==> inputs of trial 98 <==
Design lc4_core, start of the top module:
module lc4_core
   (input  wire        clk,
    input  wire        rst,
    output wire [15:0] o_cur_pc,
    input  wire [15:0] i_cur_insn,
    output wire [15:0] o_dmem_addr,
    input  wire [15:0] i_cur_dmem_data,
    output wire        o_dmem_we,
    output wire [15:0] o_dmem_towrite,
    output wire [1:0]  test_stall,
    output wire [15:0] test_cur_pc,
    output wire [15:0] test_cur_insn,
    output wire        test_regfile_we,
    output wire [2:0]  test_regfile_wsel,
    output wire [15:0] test_regfile_data,
    output wire        test_nzp_we,
    output wire [2:0]  test_nzp_new_bits,
    output wire        test_dmem_we,
    output wire [15:0] test_dmem_addr,
    output wire [15:0] test_dmem_data
    );
export LEC_CHECK = 0
export ABC_AREA = 1
export CAP_MARGIN = 20
export CORE_ASPECT_RATIO = 0.5
export CORE_MARGIN = 2
export CORE_UTILIZATION = 72
export CTS_CLUSTER_DIAMETER = 375
export CTS_CLUSTER_SIZE = 97
export PLACE_DENSITY = 0.37
export SETUP_SLACK_MARGIN = -1.93
export SLEW_MARGIN = 20
export TNS_END_PERCENT = 5
create_clock -name core_clock -period 21.6 [get_ports {clk}]
run.sh (not shown) runs the stock make flow with config.mk's settings and CLKGATE_MAP_FILE=.
==> build 24: changes against trial 98 <==
CORE_ASPECT_RATIO = default   (was 0.5)
CORE_UTILIZATION = 58   (was 72)
CTS_CLUSTER_DIAMETER = 262   (was 375)
CTS_CLUSTER_SIZE = default   (was 97)
HOLD_SLACK_MARGIN = -0.07   (was default)
PLACE_DENSITY = default   (was 0.37)
SETUP_SLACK_MARGIN = default   (was -1.93)
==> flow/constraint.sdc (replaced) <==
create_clock -name core_clock -period 21.7 [get_ports {clk}]
set_input_delay 4.3400 -clock core_clock [delete_from_list [all_inputs] [get_ports {clk}]]
set_output_delay 4.3400 -clock core_clock [all_outputs]
set_load 0.01 [all_outputs]
==> trial 82: changes against trial 98 <==
ABC_AREA = default   (was 1)
CORE_ASPECT_RATIO = default   (was 0.5)
CORE_UTILIZATION = 40   (was 72)
CTS_CLUSTER_DIAMETER = default   (was 375)
CTS_CLUSTER_SIZE = default   (was 97)
GPL_TIMING_DRIVEN = 0   (was default)
PLACE_DENSITY = default   (was 0.37)
SETUP_SLACK_MARGIN = default   (was -1.93)
TNS_END_PERCENT = 20   (was 5)
==> flow/constraint.sdc (replaced) <==
create_clock -name core_clock -period 40.0 [get_ports {clk}]
set_input_delay 8.0000 -clock core_clock [delete_from_list [all_inputs] [get_ports {clk}]]
set_output_delay 8.0000 -clock core_clock [all_outputs]
set_load 0.01 [all_outputs]
==> trial 40: changes against trial 98 <==
ABC_AREA = default   (was 1)
CAP_MARGIN = 0   (was 20)
CORE_ASPECT_RATIO = default   (was 0.5)
CORE_UTILIZATION = 66   (was 72)
CTS_CLUSTER_DIAMETER = default   (was 375)
CTS_CLUSTER_SIZE = default   (was 97)
MAX_ROUTING_LAYER = met4   (was default)
PLACE_DENSITY = default   (was 0.37)
SETUP_SLACK_MARGIN = default   (was -1.93)
TNS_END_PERCENT = default   (was 5)
==> flow/constraint.sdc (replaced) <==
create_clock -name core_clock -period 26.9 [get_ports {clk}]
set_input_delay 5.3800 -clock core_clock [delete_from_list [all_inputs] [get_ports {clk}]]
set_output_delay 5.3800 -clock core_clock [all_outputs]
set_load 0.01 [all_outputs]
==> results <==
| quantity | trial 40 | trial 98 | build 24 | trial 82 |
|---|---|---|---|---|
| Status | did not finish | did not finish | failed layout checks | finished clean |
| Last stage reached | global routing | global routing | - | - |
| Violated checks | - | - | setup timing | - |
| Instance count on the critical path | - | - | 254 | 157 |
| Area added between synthesis and finish | - | - | 30.9% | 16.5% |
| Routed met2 length | - | - | 76.4 mm | 100 mm |
| Die Outline Area | 71900 µm² | 61300 µm² | 75700 µm² | 118000 µm² |
| Area fraction in mux cells | 0.0320 | 0.00117 | 0.00117 | 0.0320 |
| Cell count of the worst reg-to-reg path | - | - | 254 | 157 |
| Capture point of the critical path | - | - | proc.nzp_reg.state[3]$_DFF_P_ | proc.nzp_reg_M.state[0]$_SDFF_PP0_ |
| Average detailed-routed wire length per instance | - | - | 20.7 µm | 28.9 µm |
| Non-clock buffer contribution to total cell area | - | - | 0.173 | 0.0815 |
| Max incr delay on CP | - | - | 0.40 ns | 0.57 ns |
| Seq/total area | - | - | 0.185 | 0.192 |
| WL met3 | - | - | 18.6 mm | 21.4 mm |
| Critical path arrival | - | - | 31.76 ns | 39.30 ns |
| Antenna-violating nets left | - | - | 0 | 0 |
| Uppermost signal routing layer after detailed routing | - | - | met5 | met5 |
| Critical Path Source | - | - | proc.wsel_reg_W.state[0]$_SDFF_PP0_ | proc.select_pc_plus_one_reg_W.state$_SDFF_PP0_ |
| Inverter tally of the final layout excluding the clock network | - | - | 949 | 285 |
| Util after Layout | - | - | 0.766 | 0.470 |
| Worst Max-Slew Pin Slew | - | - | 1.21 ns | 1.24 ns |
| Slack of the critical path | - | - | -9.52 ns | 1.25 ns |
| Number of buffers added by the clock tree synthesis step | 45 | 9 | 50 | 52 |
| Layout sequential cell count | - | - | 515 | 515 |
